==> flow/design.v (excerpt) <==
module PE (input [31:0] x, input [31:0] w, input [31:0] acc, output reg [31:0] res, input clk, output reg [31:0] wout);
Size in the first run: about 5,800 cells after synthesis, about 130 flip-flops, ~160 I/O pins.
==> flow/config.mk <==
export PLATFORM = sky130hd
export DESIGN_NAME = PE
export DESIGN_NICKNAME = PE
export VERILOG_FILES = /design/flow/design.v
export SDC_FILE = /design/flow/constraint.sdc
export NUM_CORES = 4
export LEC_CHECK = 0
export CAP_MARGIN = 5
export CELL_PAD_IN_SITES_DETAIL_PLACEMENT = 2
export CELL_PAD_IN_SITES_GLOBAL_PLACEMENT = 3
export CORE_ASPECT_RATIO = 0.59
export CORE_MARGIN = 4
export CORE_UTILIZATION = 17
export GPL_ROUTABILITY_DRIVEN = 1
export MAX_ROUTING_LAYER = met5
export SLEW_MARGIN = 35
export TNS_END_PERCENT = 95
==> flow/constraint.sdc <==
create_clock -name core_clock -period 29.2 [get_ports {clk}]
set_input_delay 5.8400 -clock core_clock [delete_from_list [all_inputs] [get_ports {clk}]]
set_output_delay 5.8400 -clock core_clock [all_outputs]
set_load 0.01 [all_outputs]
run.sh (not shown) runs the stock make flow with config.mk's settings and CLKGATE_MAP_FILE=.
==> next run, changes <==
Settings changed: ABC_AREA from default to 1, CAP_MARGIN 5 to 20, CELL_PAD_IN_SITES_DETAIL_PLACEMENT 2 to default, CELL_PAD_IN_SITES_GLOBAL_PLACEMENT 3 to default, CORE_ASPECT_RATIO 0.59 to default, CORE_MARGIN 4 to 2, CORE_UTILIZATION 17 to 60, CTS_CLUSTER_SIZE from default to 98, GPL_ROUTABILITY_DRIVEN 1 to default, MAX_ROUTING_LAYER met5 to default, SLEW_MARGIN 35 to 20, TNS_END_PERCENT 95 to default.
Clock period 29.2 ns to 21.5 ns, I/O delays scaled along.
=>
- via count went down by 3.8%
- final area went down by about 11%
- sequential cell count is unchanged
- non-clock buffer count went down by 85
==> next run, changes <==
Settings changed: CORE_UTILIZATION 60 to 69, CTS_CLUSTER_DIAMETER from default to 374, CTS_CLUSTER_SIZE 98 to 100, PLACE_DENSITY from default to 0.37, SETUP_SLACK_MARGIN from default to 3.22, TNS_END_PERCENT from default to 10.
Clock period 21.5 ns to 13.1 ns, I/O delays scaled along.
The new run died in global routing (5_1_grt) (GRT-0116).
Synthesized cell count is unchanged.
Die area drops by 13%.
Synthesized area stays the same.
==> next run, changes <==
Settings changed: ABC_AREA 1 to default, CORE_UTILIZATION 69 to 58, CTS_CLUSTER_DIAMETER 374 to default, CTS_CLUSTER_SIZE 100 to default, PLACE_DENSITY 0.37 to default, SETUP_SLACK_MARGIN 3.22 to -1.19, TNS_END_PERCENT 10 to default.
Clock period 13.1 ns to 15.7 ns, I/O delays scaled along.
With this change the flow reached the layout checks and failed them: negative setup slack.
Die size is higher by a quarter to a third.
Area after synthesis is higher by a few percent.
Synthesized cell count is lower by roughly a tenth.
==> next run, changes <==
Settings changed: CORE_UTILIZATION 58 to 40, SETUP_SLACK_MARGIN -1.19 to default.
Clock period 15.7 ns to 17.6 ns, I/O delays scaled along.
After rerunning: This time the run went through all stages and came out clean. Worst setup slack gets better by 1400 ps. Core utilization went down by 26 points. Register-to-register slack improves by 1700 ps. Via count went down by 7.7%. Wire length goes down by 2.6%.


PE again, from the RTL that the note above started with.
## PE
module PE (input [31:0] x, input [31:0] w, input [31:0] acc, output reg [31:0] res, input clk, output reg [31:0] wout);
  reg [31:0] S1;
  wire [31:0] addout,multout;
  always @(posedge clk) begin
    res <= addout;
    wout <= w;
  end
mult32 m1(.clk(clk),.en(1'b1),.rst(1'b0),.a(x),.b(w),.z(multout),.output_ready());
adder32 a1(.clk(clk),.en(1'b1),.rst(1'b0),.a(multout),.b(acc),.z(addout),.output_ready());
endmodule
Settings: LEC_CHECK=0, ABC_AREA=1, CAP_MARGIN=20, CORE_ASPECT_RATIO=0.72, CORE_MARGIN=2, CORE_UTILIZATION=72, CTS_CLUSTER_DIAMETER=203, CTS_CLUSTER_SIZE=35, GPL_ROUTABILITY_DRIVEN=0, MAX_ROUTING_LAYER=met4, PLACE_DENSITY_LB_ADDON=0.04, SETUP_SLACK_MARGIN=3.16, SLEW_MARGIN=20; clock period 10.7 ns.
The baseline never finished: it broke off in 4_1_cts.
Next try:
Settings changed: ABC_AREA 1 to default, CORE_ASPECT_RATIO 0.72 to default, CORE_UTILIZATION 72 to 39, CTS_CLUSTER_DIAMETER 203 to default, CTS_CLUSTER_SIZE 35 to default, GPL_ROUTABILITY_DRIVEN 0 to default, MAX_ROUTING_LAYER met4 to default, PLACE_DENSITY_LB_ADDON 0.04 to default, SETUP_SLACK_MARGIN 3.16 to default.
Clock period 10.7 ns to 17.6 ns, I/O delays scaled along.
Now the flow completed without violations.
Area after synthesis grows by about 4.3%.
Synthesized cell count shrinks by about 13%.
Die size grows by 91%.


== run 1 ==
Starting RTL as in the previous note.
Settings: LEC_CHECK=0, CAP_MARGIN=20, CELL_PAD_IN_SITES_GLOBAL_PLACEMENT=0, CORE_ASPECT_RATIO=0.59, CORE_MARGIN=2, CORE_UTILIZATION=45, GPL_ROUTABILITY_DRIVEN=1, MAX_ROUTING_LAYER=met5, SLEW_MARGIN=35; clock period 15.5 ns.
Run 1 -> stages 100% | layout checks FAIL | setup timing
Input changes introduced in run 2 (baseline for comparison: run 1):
Settings: CELL_PAD_IN_SITES_GLOBAL_PLACEMENT removed (was 0); MAX_ROUTING_LAYER removed (was met5); CORE_UTILIZATION changed from 45 to 40; SLEW_MARGIN changed from 35 to 20; GPL_ROUTABILITY_DRIVEN removed (was 1); CORE_ASPECT_RATIO removed (was 0.59); the clock period (ns, I/O delays scaled along) changed from 15.5 to 18.0.
### Flow results
Run 2 finished every stage and its layout cleared the timing, DRC and antenna checks.
Run 1 → run 2: met2 wire length higher; critical path arrival moved up; aggregate negative setup slack picked up an extra 10.22 ns.
a1.z_q[21] as the timing endpoint of the critical path was reported by run 1, and a1.z_q[28] by run 2.


PE again, from the RTL that the note above started with.
make LEC_CHECK=0 CAP_MARGIN=20 CELL_PAD_IN_SITES_GLOBAL_PLACEMENT=0 CORE_ASPECT_RATIO=1.29 CORE_MARGIN=2 CORE_UTILIZATION=57 GPL_ROUTABILITY_DRIVEN=1 MAX_ROUTING_LAYER=met5 SLEW_MARGIN=35 TNS_END_PERCENT=5 finish   # period 15.5 ns
The baseline reached the layout checks and failed them: negative setup slack.
Edit:
- ABC_AREA: unset -> 1
- CELL_PAD_IN_SITES_GLOBAL_PLACEMENT: 0 -> unset
- CORE_ASPECT_RATIO: 1.29 -> unset
- CORE_UTILIZATION: 57 -> 72
- CTS_CLUSTER_DIAMETER: unset -> 146
- CTS_CLUSTER_SIZE: unset -> 100
- GPL_ROUTABILITY_DRIVEN: 1 -> unset
- MAX_ROUTING_LAYER: met5 -> unset
- SLEW_MARGIN: 35 -> 20
- TNS_END_PERCENT: 5 -> 10
- clock period: 15.5 -> 13.1 ns (I/O delays scaled with it)
The changed run died in 4_1_cts with DPL-0033.
Synthesized cell count rises by about a fifth.
Synthesized area is lower by a few percent.
Die size decreases by a quarter to a third.


== v32 ==
The RTL this note starts from:
==> flow/design.v <==
module mult32(input clk,
	      input rst,
	      input en,
	      input [31:0] a,
	      input [31:0] b,
	      output [31:0] z,
				output output_ready);
reg [49:0] temp_out ;
reg s_a, s_b, s_z;
reg [9:0] e_a, e_b, e_z;
reg [23:0] m_a, m_b, m_z;
reg guard, round, lonz;
reg [31:0] Z, temp2;
reg out_ready;
reg [31:0] z_q;
reg out_ready_q;
reg [5:0] diff2;
reg [15:0] val16;
reg [7:0] val8;
reg [3:0] val4;
always@(posedge clk)
begin
	if(rst == 1)
	begin
		Z = 32'd0;
		out_ready = 0;
	end
	else if(en == 0)
	begin
		out_ready = 0;
	end
	else if(en == 1)
	begin 
		s_a = a[31];
		s_b = b[31];
		e_a = a[30:23] - 127;
		e_b = b[30:23] - 127;
		m_a[22:0] = a[22:0];
		m_b[22:0] = b[22:0];
		m_a[23] = 1;
		m_b[23] = 1;
		if((e_a == 128 && m_a[22:0] != 0) || (e_b == 128 && m_b[22:0] != 0))
		begin
			Z[31] = 1;
			Z[30:23] = 8'hff;
			Z[22] = 1;
			Z[21:0] = 0;
			out_ready = 1;
		end
		else if(e_a == 128)
		begin
			if(($signed(e_b) == -127) && (m_b[22:0] == 0))
			begin
				Z[31] = 1;
				Z[30:23] = 8'hff;
				Z[22] = 1;
				Z[21:0] = 0;
				out_ready = 1;
			end
			else
			begin
				Z[31] = s_a ^ s_b;
				Z[30:23] = 8'hff;
				Z[22:0] = 0;
				out_ready = 1;
			end
		end
		else if(e_b == 128)
		begin
			if(($signed(e_a) == -127) && (m_a[22:0] == 0))
			begin
				Z[31] = 1;
				Z[30:23] = 8'hff;
				Z[22] = 1;
				Z[21:0] = 0;
				out_ready = 1;
			end
			else
			begin
				Z[31] = s_a ^ s_b;
				Z[30:23] = 8'hff;
				Z[22:0] = 0;
				out_ready = 1;
			end
		end
		else if($signed(e_a) == -127 && m_a[22:0] == 23'd0)  	
		begin	   
			Z[31] = s_a ^ s_b;
			Z[30:23] = 0;
			Z[22:0] = 0;
			out_ready = 1;
		end
		else if($signed(e_b) == -127 && m_b[22:0] == 23'd0)	
		begin	   
			Z[31] = s_a ^ s_b;
			Z[30:23] = 0;
			Z[22:0] = 0;
			out_ready = 1;
		end
		else
		begin
			s_z = s_a ^ s_b;
			e_z = e_a + e_b + 1;
			temp_out = m_a * m_b * 4;
			m_z = temp_out [49:26];
			guard = temp_out [25];
			round = temp_out [24];
			lonz = (temp_out[23:0] != 0);
			if(m_z[23] == 0)
			begin
				temp2 [23:0] = m_z[23:0];
				temp2 [31:24] = 0;
				if (temp2 == 0)
				begin 
					diff2 = 32;
				end
				else
				begin
    			diff2[5] = 1'b0;
  		  	diff2[4] = (temp2[31:16] == 16'b0);
    			val16 = diff2[4] ? temp2[15:0] : temp2[31:16];
    			diff2[3] = (val16[15:8] == 8'b0);
    			val8 = diff2[3] ? val16[7:0] : val16 [15:8];
    			diff2[2] = (val8[7:4] == 4'b0);
    			val4 = diff2[2] ? val8[3:0] : val8[7:4];
    			diff2[1] = (val4[3:2] == 2'b0);
    			diff2[0] = diff2[1] ? ~val4[1] : ~val4[3];
				end
				m_z = m_z << (diff2 - 8);
				e_z = e_z - (diff2 - 8);
			end
			if (guard && (round | lonz | m_z[0]))
			begin
				m_z = m_z + 1;
				if(m_z == 24'hffffff)
				begin
					e_z = e_z + 1;
				end
			end
			Z[22:0] = m_z [22:0];
			Z[31:23] = e_z [7:0] + 127;	
			Z[31] = s_z;
			if($signed(e_z) < -126)
			begin
				Z[31:0] = 0; 
			end
			if($signed(e_z) == -126 && m_z[23] == 0)
			begin
				Z[30:23] = 0;
			end	
			if($signed(e_z) > 127)
			begin
				Z[22:0] = 0;
				Z[30:23] = 8'hff;
				Z[31] = s_z;
			end
			out_ready = 1;		
		end
	end
	z_q <= Z;
	out_ready_q <= out_ready;
end
assign z = z_q;
assign output_ready = out_ready_q;
endmodule	
module adder32(input clk,
						 input rst,
						 input en,
						 input [31:0] a,
						 input [31:0] b,
						 output [31:0] z,
						 output output_ready);
reg s_a, s_b, s_z;
reg [9:0] e_a, e_b, e_z, e_min, diff;
reg [26:0] m_a, m_b;
reg [23:0] m_z;
reg [27:0] temp;
reg guard, round, lonz;
reg [31:0] Z, temp2;
reg out_ready;
reg [31:0] z_q;
reg out_ready_q;
reg [5:0] diff2;
reg [15:0] val16;
reg [7:0] val8;
reg [3:0] val4;
always@(posedge clk)
begin		
	if(rst == 1)
	begin
		diff = 0;
		diff2 = 0;
		Z = 32'd0;
		out_ready = 0;
		temp = 0;
	end
	else if (en == 0)
	begin
		out_ready = 0;
	end
	else if (en == 1)
	begin
		s_a = a[31];
		s_b = b[31];
		e_a = a[30:23] - 127;
		e_b = b[30:23] - 127;
		m_a[26] = 1;
		m_b[26] = 1;
		m_a [25:3]= a[22:0];
		m_b [25:3]= b[22:0];
		m_a [2:0] = 3'd0;
		m_b [2:0] = 3'd0;
		if((e_a == 128 && m_a[25:0] != 0) || (e_b == 128 && m_b[25:0] != 0))
		begin
			Z[31] = 1;
			Z[30:23] = 8'hff;
			Z[22] = 1;
			Z[21:0] = 0;
			out_ready = 1;
		end
		else if(e_a == 128)
		begin
			Z[31] = s_a;
			Z[30:23] = 8'hff;
			Z[22:0] = 0;
			out_ready = 1;
		end
		else if(e_b == 128)
		begin
			Z[31] = s_b;
			Z[30:23] = 8'hff;
			Z[22:0] = 0;
			out_ready = 1;
		end
		else if(($signed(e_a) == -127 && m_a[25:0] == 0) && ($signed(e_b) == -127 && m_b[25:0] == 0))
		begin	   
			Z[31] = s_a & s_b;
			Z[30:23] = 0;
			Z[22:0] = 0;
			out_ready = 1;
		end
		else if($signed(e_a) == -127 && m_a[25:0] == 0) 	
		begin	   
			Z[31] = s_b;
			Z[30:23] = e_b[7:0] + 127;
			Z[22:0] = m_b[25:3];
			out_ready = 1;
		end
		else if($signed(e_b) == -127 && m_b[25:0] == 0)  	
		begin	   
			Z[31] = s_a;
			Z[30:23] = e_a[7:0] + 127;
			Z[22:0] = m_a[25:3];
			out_ready = 1;
		end
		else if(($signed(e_a) == $signed(e_b)) && (m_a == m_b) && (s_a != s_b))			
		begin
			Z[31] = 0;
			Z[30:23] = 0;
			Z[22:0] = 0;
			out_ready = 1;
		end
		else
		begin
			if($signed(e_a) > $signed(e_b))
			begin
				diff = e_a - e_b;
				e_b = e_b + diff;
				m_b = m_b >> diff;
				m_b[0] = m_b[0] | m_b[1];
			end
			else if ($signed(e_a) < $signed(e_b))
			begin
				diff = e_b - e_a;
				e_a = e_a + diff;
				m_a = m_a >> diff;
				m_a[0] = m_a[0] | m_a[1];
			end
			e_z = e_a;
			if(s_a == s_b)
			begin
				temp = m_a + m_b;
				s_z = s_a;
			end
			else
			begin
				if(m_a >= m_b)
				begin
					temp = m_a - m_b;
					s_z = s_a;
				end
				else
				begin
					temp = m_b - m_a;
					s_z = s_b;
				end
			end
			if(temp[27] == 1)
			begin
				m_z = temp[27:4];
				e_z = e_z + 1;
				guard = temp[3];
				round = temp[2];
				lonz = temp[1] | temp[0];
			end
			else
			begin
				m_z = temp[26:3];
				guard = temp[2];
				round = temp[1];
				lonz = temp[0];
				m_z[0] = guard;
			end
			if(m_z [23] == 0)
			begin
				temp2 [23:0] = m_z;
				temp2 [31:24] = 0;
				if (temp2 == 0)
				begin 
					diff2 = 32;
				end
				else
				begin
    			diff2[5] = 1'b0;
  		  	diff2[4] = (temp2[31:16] == 16'b0);
    			val16 = diff2[4] ? temp2[15:0] : temp2[31:16];
    			diff2[3] = (val16[15:8] == 8'b0);
    			val8 = diff2[3] ? val16[7:0] : val16 [15:8];
    			diff2[2] = (val8[7:4] == 4'b0);
    			val4 = diff2[2] ? val8[3:0] : val8[7:4];
    			diff2[1] = (val4[3:2] == 2'b0);
    			diff2[0] = diff2[1] ? ~val4[1] : ~val4[3];
				end
				m_z = m_z << (diff2 - 8);
				e_z = e_z - (diff2 - 8);
			end
			if(guard && (round | lonz | m_z[0]))
			begin
				m_z = m_z + 1;
				if(m_z == 24'hffffff)
				begin
					e_z = e_z + 1;
				end
			end
			Z[22:0] = m_z [22:0];
			Z[30:23] = e_z[7:0] + 127;	
			Z[31] = s_z;
			if($signed(e_z) < -126)
			begin
				Z[31:0] = 0; 
			end
			if($signed(e_z) == -127 && m_z[23] == 0)
				Z[30:23] = 0;
			if ($signed(e_z) == -127 && m_z[23:0] == 24'h0)
			          Z[31] = 0;  
			if($signed(e_z) > 127)
			begin
				Z[22:0] = 0;
				Z[30:23] = 8'hff;
				Z[31] = s_z;
			end
			out_ready = 1;	
		end
	end
	z_q <= Z;
	out_ready_q <= out_ready;
end
assign z = z_q;
assign output_ready = out_ready_q;
endmodule
module PE (input [31:0] x, input [31:0] w, input [31:0] acc, output reg [31:0] res, input clk, output reg [31:0] wout);
  reg [31:0] S1;
  wire [31:0] addout,multout;
  always @(posedge clk) begin
    res <= addout;
    wout <= w;
  end
mult32 m1(.clk(clk),.en(1'b1),.rst(1'b0),.a(x),.b(w),.z(multout),.output_ready());
adder32 a1(.clk(clk),.en(1'b1),.rst(1'b0),.a(multout),.b(acc),.z(addout),.output_ready());
endmodule
clock: 19.9 ns
lec_check: 0
cap_margin: 20
cell_pad_in_sites_detail_placement: 1
cell_pad_in_sites_global_placement: 3
core_margin: 10
core_utilization: 68
cts_cluster_diameter: 142
cts_cluster_size: 48
min_routing_layer: met2
setup_slack_margin: 1.98
slew_margin: 15
tns_end_percent: 55
Status: v32 FAILED at global placement without I/O (3_1_place_gp_skip_io) (tool error)
Edits applied to the flow inputs when going from v32 to v2:
# v32
export LEC_CHECK = 0
export CAP_MARGIN = 20
export CELL_PAD_IN_SITES_DETAIL_PLACEMENT = 1
export CELL_PAD_IN_SITES_GLOBAL_PLACEMENT = 3
export CORE_MARGIN = 10
export CORE_UTILIZATION = 68
export CTS_CLUSTER_DIAMETER = 142
export CTS_CLUSTER_SIZE = 48
export MIN_ROUTING_LAYER = met2
export SETUP_SLACK_MARGIN = 1.98
export SLEW_MARGIN = 15
export TNS_END_PERCENT = 55
create_clock -name core_clock -period 19.9 [get_ports {clk}]
# v2
export LEC_CHECK = 0
export ABC_AREA = 1
export CAP_MARGIN = 20
export CELL_PAD_IN_SITES_DETAIL_PLACEMENT = 1
export CELL_PAD_IN_SITES_GLOBAL_PLACEMENT = 3
export CORE_ASPECT_RATIO = 0.82
export CORE_MARGIN = 10
export CORE_UTILIZATION = 68
export CTS_CLUSTER_DIAMETER = 142
export CTS_CLUSTER_SIZE = 48
export MIN_ROUTING_LAYER = met2
export PLACE_DENSITY_LB_ADDON = 0.21
export SETUP_SLACK_MARGIN = 1.98
export SLEW_MARGIN = 15
export TNS_END_PERCENT = 55
create_clock -name core_clock -period 19.9 [get_ports {clk}]
==> comparison <==
- The flow ended early for v2: it failed with a tool error in global placement without I/O (3_1_place_gp_skip_io).
- [v2 vs v32] yosys synthesis chip area: lower in v2
- In the metrics for v2 and v32, the one carrying the lower chip area is v2.
- v2 — synthesized-area fraction occupied by xor and xnor cells 2.0 points lower, v32 as reference
- Looking at share of synthesized cell area in and, or, nand and nor gates, v2 sits 10 points higher than v32 does.
- Compared with v32, in v2 share of the yosys chip area belonging to registers saw an increase, core area saw a decrease, per-instance average area after synthesis saw a decrease, synthesized cell count saw an increase.
Setup changes, v2 to v22
# v2
export LEC_CHECK = 0
export ABC_AREA = 1
export CAP_MARGIN = 20
export CELL_PAD_IN_SITES_DETAIL_PLACEMENT = 1
export CELL_PAD_IN_SITES_GLOBAL_PLACEMENT = 3
export CORE_ASPECT_RATIO = 0.82
export CORE_MARGIN = 10
export CORE_UTILIZATION = 68
export CTS_CLUSTER_DIAMETER = 142
export CTS_CLUSTER_SIZE = 48
export MIN_ROUTING_LAYER = met2
export PLACE_DENSITY_LB_ADDON = 0.21
export SETUP_SLACK_MARGIN = 1.98
export SLEW_MARGIN = 15
export TNS_END_PERCENT = 55
create_clock -name core_clock -period 19.9 [get_ports {clk}]
# v22
export LEC_CHECK = 0
export ABC_AREA = 1
export CAP_MARGIN = 20
export CORE_MARGIN = 2
export CORE_UTILIZATION = 70
export CTS_CLUSTER_DIAMETER = 203
export CTS_CLUSTER_SIZE = 35
export SETUP_SLACK_MARGIN = 3.16
export SLEW_MARGIN = 20
create_clock -name core_clock -period 12.0 [get_ports {clk}]
Findings:
- Run status, v22: aborted in clock tree synthesis (4_1_cts), error DPL-0038
- The area fraction in full adders, half adders and majority gates was comparable across v22 and v2.
- In the floorplan summary, v22 is listed with a die area less than that of v2.
- Re area fraction in compound gates: no difference whatsoever between v2 and v22.
- Sort v22 and v2 by horizontal die dimension desc -> top: v2
Edits applied to the flow inputs when going from v22 to v46:
# v22
export LEC_CHECK = 0
export ABC_AREA = 1
export CAP_MARGIN = 20
export CORE_MARGIN = 2
export CORE_UTILIZATION = 70
export CTS_CLUSTER_DIAMETER = 203
export CTS_CLUSTER_SIZE = 35
export SETUP_SLACK_MARGIN = 3.16
export SLEW_MARGIN = 20
create_clock -name core_clock -period 12.0 [get_ports {clk}]
# v46
export LEC_CHECK = 0
export ABC_AREA = 1
export CAP_MARGIN = 20
export CORE_MARGIN = 2
export CORE_UTILIZATION = 72
export CTS_CLUSTER_DIAMETER = 351
export CTS_CLUSTER_SIZE = 98
export PLACE_DENSITY = 0.43
export SLEW_MARGIN = 20
create_clock -name core_clock -period 21.5 [get_ports {clk}]
==> comparison <==
In summary, v46 completed successfully, with a layout that passed the timing, DRC and antenna checks. v22 did not run to completion, as it errored out during clock tree synthesis (4_1_cts). v22 → v46: core utilization at floorplan rose by 1.9 points; routability-driven placement congestion ratio dropped 5.0%; chip area in the Yosys report closely matched the old numbers; standard-cell row count now smaller. When v46 is measured against v22, its die width turns out 3.4 um lower. Compared with v22, v46 shows a higher post-placement worst setup slack. v22 has higher die extent in y than v46. Compared with v22, v46 improves estimated wirelength of the detail-placed design. Reported for v46 and v22, synthesized area turned out identical to the last digit. [diff] core outline area, v46 relative to v22: improvement. For placed cell count, dividing the value from v46 by the value from v22 gives 0.857.
The inputs of v15 differ from those of v46 as listed below.
# v46
export LEC_CHECK = 0
export ABC_AREA = 1
export CAP_MARGIN = 20
export CORE_MARGIN = 2
export CORE_UTILIZATION = 72
export CTS_CLUSTER_DIAMETER = 351
export CTS_CLUSTER_SIZE = 98
export PLACE_DENSITY = 0.43
export SLEW_MARGIN = 20
create_clock -name core_clock -period 21.5 [get_ports {clk}]
# v15
export LEC_CHECK = 0
export CAP_MARGIN = 20
export CORE_MARGIN = 2
export CORE_UTILIZATION = 67
export CTS_CLUSTER_DIAMETER = 359
export MAX_ROUTING_LAYER = met4
export SETUP_SLACK_MARGIN = -1.22
export SLEW_MARGIN = 20
create_clock -name core_clock -period 15.7 [get_ports {clk}]
[summary]
Having completed the whole flow, v46 delivered a layout that passed the timing, DRC and antenna checks. No crash in v15: every stage finished, but the layout fails its final checks due to setup timing. Post-placement worst setup slack, v46 and v15, lower one = v15. NOTE post-synthesis chip area from yosys v46->v15 increased by a few percent. The and-or/or-and share of the synthesized area reported for v15 is greater than that of v46 by 12 points. In the flow results for v46 and v15, the adder and majority cell fraction of the synthesized area is larger on v46. On v15: number of different library cells in the post-synthesis netlist is 83% higher than what v46 gave. Looking only at routed length on met3, and setting everything else aside, the lower value of v46 and v15 goes to v46. On total wire length, the lower figure sits with v46, not v15. Compared to v46, v15 has area after synthesis 4.3% higher.
